## build 92
Design busBridge3, start of the top module:
module busBridge3
  (i_CLK,
   i_rst,
   i_dataRx,
   i_strobeRx,
   o_dataTx,
   i_strobeTx,
   i_strobeSync,
   o_busAddr,
   o_busData,
   i_busData,
   o_busWe,
   o_busRe,
   i_busAck  
   );
Size: about 240 flip-flops, roughly 120 I/O pins.
clock: 4.05 ns
lec_check: 0
abc_area: 0
cap_margin: 20
core_aspect_ratio: 0.9
core_margin: 2
core_utilization: 72
cts_cluster_size: 27
hold_slack_margin: -0.08
max_routing_layer: met4
place_density: 0.7
setup_slack_margin: 0.73
slew_margin: 20
tns_end_percent: 80
run.sh (not shown) runs the stock make flow with config.mk's settings and CLKGATE_MAP_FILE=.
Build 92 reached the final stage; the timing, DRC and antenna checks on its layout passed.
Input-level comparison between build 49 and build 92:
Settings: removing TNS_END_PERCENT (formerly 80); removing ABC_AREA (formerly 0); removing MAX_ROUTING_LAYER (formerly met4); removing SETUP_SLACK_MARGIN (formerly 0.73); removing CTS_CLUSTER_SIZE (formerly 27); changing CORE_UTILIZATION from 72 to 40; removing HOLD_SLACK_MARGIN (formerly -0.08); removing CORE_ASPECT_RATIO (formerly 0.9); removing PLACE_DENSITY (formerly 0.7); changing the clock period (ns, I/O delays scaled along) from 4.05 to 4.75.
==> comparison <==
- Compared build 49 against build 92; later-pin clock latency in the skew report within noise.
- Share of the cycle needed by the critical path after routing: build 49 and build 92 compared, lower one is build 92
- Summary — wire length of the first global-routing pass, build 49 relative to build 92: lower, by 8.3%.
- Measured against each other, build 49 and build 92 differ in number of cells after detailed placement, the lower figure coming from build 92.
- Build 49 ends up with higher number of clock buffers in the layout than build 92 does.
- Taking build 92 as 1.0, build 49 lands at 4.2 on number of filler instances in the final layout.
- Build 49 vs build 92 — non-clock buffer share of cell area dropped 2.1 points.
- Met3 capacity usage during global routing: build 49 vs build 92 down 9.0 points
The inputs of build 82 differ from those of build 49 as listed below.
Settings: setting ABC_AREA to 0 for the first time; setting CTS_CLUSTER_DIAMETER to 43 for the first time; setting CORE_ASPECT_RATIO to 0.61 for the first time; setting TNS_END_PERCENT to 5 for the first time; changing CORE_UTILIZATION from 40 to 61; setting SETUP_SLACK_MARGIN to 0.71 for the first time; setting MAX_ROUTING_LAYER to met4 for the first time; changing the clock period (ns, I/O delays scaled along) from 4.75 to 7.25.
--- outcome ---
- Build 82: no failed stages, no open violations at the end
- Build 49 → build 82: worst setup slack increased 1.75 ns; global-route wire length before repair lost 1.5%.
- On build 82: non-clock buffer count is 22 lower than what build 49 gave.
- When the final numbers for build 49 and build 82 were put side by side, the period utilization turned out to be greater in build 49.
- Clock-buffer cell count, build 49 and build 82: lower on build 82
- | maximum frequency | build 82 vs build 49 | worse |
- Taking build 82 over build 49, the total instance count after detailed placement ratio works out to 0.910.
- Build 49 and build 82 ended up with nearly the same area taken by multi-input logic gates.
- sky130_fd_sc_hd__or4_1 as the library cell contributing the largest single delay on the critical path was reported by build 49, and sky130_fd_sc_hd__dfxtp_1 by build 82.
- Per the comparison of build 82 with build 49, internal power shrank by 0.0014 W, cell area down 2.2%.
#### Input delta (build 22 over build 82)
Settings: putting CTS_CLUSTER_SIZE at 37 where nothing was set; clearing TNS_END_PERCENT, which used to be 5; clearing MAX_ROUTING_LAYER, which used to be met4; clearing CTS_CLUSTER_DIAMETER, which used to be 43; clearing SETUP_SLACK_MARGIN, which used to be 0.71; swapping 61 for 72 in CORE_UTILIZATION; putting PLACE_DENSITY at 0.95 where nothing was set; clearing ABC_AREA, which used to be 0; clearing CORE_ASPECT_RATIO, which used to be 0.61; swapping 7.25 for 3.47 in the clock period (ns, I/O delays scaled along).
==> comparison <==
For build 22, the flow was terminated by a tool error in 5_1_grt and produced no final design. Per the comparison of build 22 with build 82, synthesized netlist cell count stayed essentially flat; instance area at placement rose by 700 sq um; standard-cell row count rose by 8; chip area in the Yosys report stayed essentially flat. Relative to build 82, post-CTS setup buffer count has gone up in build 22. Die outline height | build 22 above build 82. Die area (build 82 / build 22): 1.18. Going from build 82 to build 22, number of clock buffers inserted by TritonCTS went down by about 4%, synthesized net count was more or less identical, worst setup slack before clock tree synthesis went down by 2.17 ns.
Modified inputs, build 47 compared to build 22
Settings: setting TNS_END_PERCENT to 5 for the first time; removing CTS_CLUSTER_SIZE (formerly 37); changing CORE_UTILIZATION from 72 to 25; setting GPL_TIMING_DRIVEN to 0 for the first time; removing PLACE_DENSITY (formerly 0.95); changing the clock period (ns, I/O delays scaled along) from 3.47 to 5.0.
Results
- As far as number of buffers inserted for hold repair after clock tree synthesis goes, build 22 and build 47 are indistinguishable; the numbers are identical.
- Final weighted congestion in routability-driven placement was higher in the run labelled build 22.
- On area of the core, the higher figure sits with build 47, not build 22.
- Between build 22 and build 47, the die area is lower for build 22.
- Build 47 closes out successfully: all stages finished, all timing, DRC and antenna checks passed.
- Build 47 vs. build 22: floorplan-stage core utilization -48 points; y dimension of the die +94 microns.
> inputs changed (build 47 -> build 36)
Settings: TNS_END_PERCENT no longer set, was 5; GPL_TIMING_DRIVEN no longer set, was 0; CORE_UTILIZATION now 57, was 25; the clock period (ns, I/O delays scaled along) now 2.84, was 5.0.
Findings:
STATUS run=build 36 STAGES=ALL_DONE FINAL_CHECKS=FAILED CAUSE=setup timing
Compared with build 47, in build 36 net switching power of the design increased by about 70% relative to the old numbers, clock period minus worst slack decreased by 1.41 ns relative to the old numbers, TritonCTS buffer count decreased by 3.6% relative to the old numbers.
The number of endpoints failing setup at the final stage in build 36 sits 25 above the value recorded for build 47.
In build 36, the number of global-route vias before repair came out 1.4% below the value in build 47.
Looking at library cell contributing the largest single delay on the critical path, the sky130_fd_sc_hd__or4_4 result is from build 36; the sky130_fd_sc_hd__or4_1 one comes from build 47.
When build 36 is set beside build 47, its count of plain and timing-repair buffers turns out to be about 30% larger.
Compared build 36 against build 47; via count within noise.
Compare build 47 and build 36 | core utilization before placement higher: build 36
Power and IR drop assume default switching activity.
